==> inputs of 03-04 <==
// dot_product
module dot_product (
	input ap_clk,
	input ap_rst,
	output [16-1:0]  	memory_Addr_A,
	output 						memory_EN_A,
	output 						memory_WEN_A,
	output [32-1:0]	memory_Din_A,
	input  [32-1:0] 	memory_Dout_A,
	output [16-1:0]  	memory_Addr_B,
	output 						memory_EN_B,
	output 						memory_WEN_B,
	output [32-1:0]	memory_Din_B,
	input  [32-1:0] 	memory_Dout_B,
	input 						fifo_in_empty_n,
	input  [(3+2+16)-1:0]	fifo_in_dout,
	output 						fifo_in_read,
	input 						fifo_out_full_n,
	output 						fifo_out_write,
	output [(3+2+16)-1:0]	fifo_out_din
);
export LEC_CHECK = 0
export ABC_AREA = 1
export CAP_MARGIN = 35
export CELL_PAD_IN_SITES_GLOBAL_PLACEMENT = 3
export CORE_ASPECT_RATIO = 1.07
export CORE_MARGIN = 2
export CORE_UTILIZATION = 39
export GPL_ROUTABILITY_DRIVEN = 0
export GPL_TIMING_DRIVEN = 1
export HOLD_SLACK_MARGIN = 0.27
export MIN_ROUTING_LAYER = met1
export PLACE_DENSITY = 0.69
export SETUP_SLACK_MARGIN = 0.97
export SLEW_MARGIN = 20
export TNS_END_PERCENT = 90
create_clock -name core_clock -period 4.84 [get_ports {ap_clk}]
run.sh (not shown) runs the stock make flow with config.mk's settings and CLKGATE_MAP_FILE=.
==> 06-25: changes against 03-04 <==
ABC_AREA = unset   (was 1)
CAP_MARGIN = 20   (was 35)
CELL_PAD_IN_SITES_GLOBAL_PLACEMENT = unset   (was 3)
CORE_ASPECT_RATIO = unset   (was 1.07)
CORE_UTILIZATION = 40   (was 39)
GPL_ROUTABILITY_DRIVEN = unset   (was 0)
GPL_TIMING_DRIVEN = unset   (was 1)
HOLD_SLACK_MARGIN = unset   (was 0.27)
MIN_ROUTING_LAYER = unset   (was met1)
PLACE_DENSITY = unset   (was 0.69)
SETUP_SLACK_MARGIN = unset   (was 0.97)
TNS_END_PERCENT = unset   (was 90)
==> flow/constraint.sdc (replaced) <==
create_clock -name core_clock -period 8.0 [get_ports {ap_clk}]
set_input_delay 1.6000 -clock core_clock [delete_from_list [all_inputs] [get_ports {ap_clk}]]
set_output_delay 1.6000 -clock core_clock [all_outputs]
set_load 0.01 [all_outputs]
==> 03-12: changes against 03-04 <==
ABC_AREA = unset   (was 1)
CAP_MARGIN = 0   (was 35)
CELL_PAD_IN_SITES_GLOBAL_PLACEMENT = unset   (was 3)
CORE_ASPECT_RATIO = unset   (was 1.07)
CORE_UTILIZATION = 70   (was 39)
CTS_CLUSTER_SIZE = 37   (was unset)
GPL_ROUTABILITY_DRIVEN = unset   (was 0)
GPL_TIMING_DRIVEN = unset   (was 1)
HOLD_SLACK_MARGIN = unset   (was 0.27)
MIN_ROUTING_LAYER = unset   (was met1)
PLACE_DENSITY = unset   (was 0.69)
SETUP_SLACK_MARGIN = 0.03   (was 0.97)
TNS_END_PERCENT = unset   (was 90)
==> flow/constraint.sdc (replaced) <==
create_clock -name core_clock -period 6.05 [get_ports {ap_clk}]
set_input_delay 1.2100 -clock core_clock [delete_from_list [all_inputs] [get_ports {ap_clk}]]
set_output_delay 1.2100 -clock core_clock [all_outputs]
set_load 0.01 [all_outputs]
==> comparison table <==
quantity                                                                        03-04                       03-12                    06-25
Setup clock skew after layout                                               0.0113 ns                  0.00905 ns                0.0221 ns
Half-perimeter wire length after placement                                    64.3 mm                     52.5 mm                  54.0 mm
Initial core utilization                                                        0.392                       0.707                    0.404
Yosys simple share                                                              0.169                       0.171                    0.171
Run status                                                 complete, but fails checks  complete, but fails checks  complete, no violations
Violated checks                                                          setup timing                setup timing                        -
Post-Place Cell Area                                                        28500 µm²                   26000 µm²                26000 µm²
Share of synthesized area spent on multiplexers                               0.00809                      0.0113                   0.0113
Start point of the critical path                                     memory_Dout_B[4]           memory_Dout_B[11]         memory_Dout_B[8]
Peak fanout along the critical path                                                 6                           5                        9
Post-placement worst setup slack                                             -2.97 ns                    -2.36 ns                -0.761 ns
Iteration-0 DRC count of the detailed router                                     1013                        1836                     1043
Multi-input gate share of total cell area                                       0.547                       0.631                    0.624
Cell area after synthesis                                                   23500 µm²                   22200 µm²                22200 µm²
Mean area per synthesized cell                                               7.66 µm²                    9.23 µm²                 9.23 µm²
Worst Hold Depth                                                                    0                           2                        0
Final weighted congestion in routability-driven placement                           -                       0.940                    0.873
Finished Layout Cells                                                            4377                        3183                     3475
Adder and majority cell fraction of the synthesized area                        0.449                       0.475                    0.475
Tightest slew margin relative to the limit                                      0.400                       0.367                    0.400
Multi-input gate area                                                       17800 µm²                   17700 µm²                17200 µm²
End of the worst hold path                                            ctrl.fout_wr_en    cjob_reg.current_job[16]          ctrl.fout_wr_en
Placement Rows                                                                     93                          65                       86


==> violet <==
dot_product again, from the RTL that the note above started with.
==> flow/config.mk <==
export PLATFORM = sky130hd
export DESIGN_NAME = dot_product
export DESIGN_NICKNAME = dot_product
export VERILOG_FILES = /design/flow/design.v
export SDC_FILE = /design/flow/constraint.sdc
export NUM_CORES = 4
export LEC_CHECK = 0
export CAP_MARGIN = 10
export CORE_ASPECT_RATIO = 0.52
export CORE_MARGIN = 2
export CORE_UTILIZATION = 72
export CTS_CLUSTER_DIAMETER = 355
export SETUP_SLACK_MARGIN = 0.2
export SLEW_MARGIN = 20
==> flow/constraint.sdc <==
create_clock -name core_clock -period 4.86 [get_ports {ap_clk}]
set_input_delay 0.9720 -clock core_clock [delete_from_list [all_inputs] [get_ports {ap_clk}]]
set_output_delay 0.9720 -clock core_clock [all_outputs]
set_load 0.01 [all_outputs]
==> zinc: changes against violet <==
- CAP_MARGIN: 10 -> 40
- CORE_ASPECT_RATIO: 0.52 -> default
- CORE_UTILIZATION: 72 -> 70
- CTS_CLUSTER_DIAMETER: 355 -> default
- CTS_CLUSTER_SIZE: default -> 37
- SETUP_SLACK_MARGIN: 0.2 -> 0.03
==> flow/constraint.sdc (replaced) <==
create_clock -name core_clock -period 4.64 [get_ports {ap_clk}]
set_input_delay 0.9280 -clock core_clock [delete_from_list [all_inputs] [get_ports {ap_clk}]]
set_output_delay 0.9280 -clock core_clock [all_outputs]
set_load 0.01 [all_outputs]
==> delta: changes against violet <==
- CAP_MARGIN: 10 -> 20
- CORE_ASPECT_RATIO: 0.52 -> default
- CORE_UTILIZATION: 72 -> 69
- CTS_CLUSTER_DIAMETER: 355 -> default
- CTS_CLUSTER_SIZE: default -> 39
- HOLD_SLACK_MARGIN: default -> 0.29
- PLACE_DENSITY_LB_ADDON: default -> 0.26
- SETUP_SLACK_MARGIN: 0.2 -> default
==> flow/constraint.sdc (replaced) <==
create_clock -name core_clock -period 8.0 [get_ports {ap_clk}]
set_input_delay 1.6000 -clock core_clock [delete_from_list [all_inputs] [get_ports {ap_clk}]]
set_output_delay 1.6000 -clock core_clock [all_outputs]
set_load 0.01 [all_outputs]
==> comparison table <==
item                                                                     violet                      zinc                     delta
Vertical die dimension                                                   131 um                    182 um                    183 um
Worst-case reg-to-reg path depth                                              -                        24                        24
Worst setup SP type                                                           -             primary input             primary input
Clk latency late pin                                                          -                    450 ps                    450 ps
Headroom to the max-slew limit                                                -                     0.312                     0.309
Routability congestion estimate from global placement                     0.981                      1.00                     0.969
Core Box Area                                                      0.0304 sq mm              0.0314 sq mm              0.0316 sq mm
Total vias in the final route                                                 -                     20700                     18500
Run status                                               stopped before the end  finished with violations  finished with violations
Last stage reached                                     global routing (5_1_grt)                         -                         -
Violated checks                                                               -              setup timing              setup timing
Routed length on met3                                                         -                  13500 um                   8830 um
Filler cell count in the final layout                                         -                      1164                      1687
Worst hold stages                                                             -                         2                         2
Hold Vio Cnt, Final                                                           -                         0                         0
Detailed-route wire length                                                    -                  89800 um                  71000 um
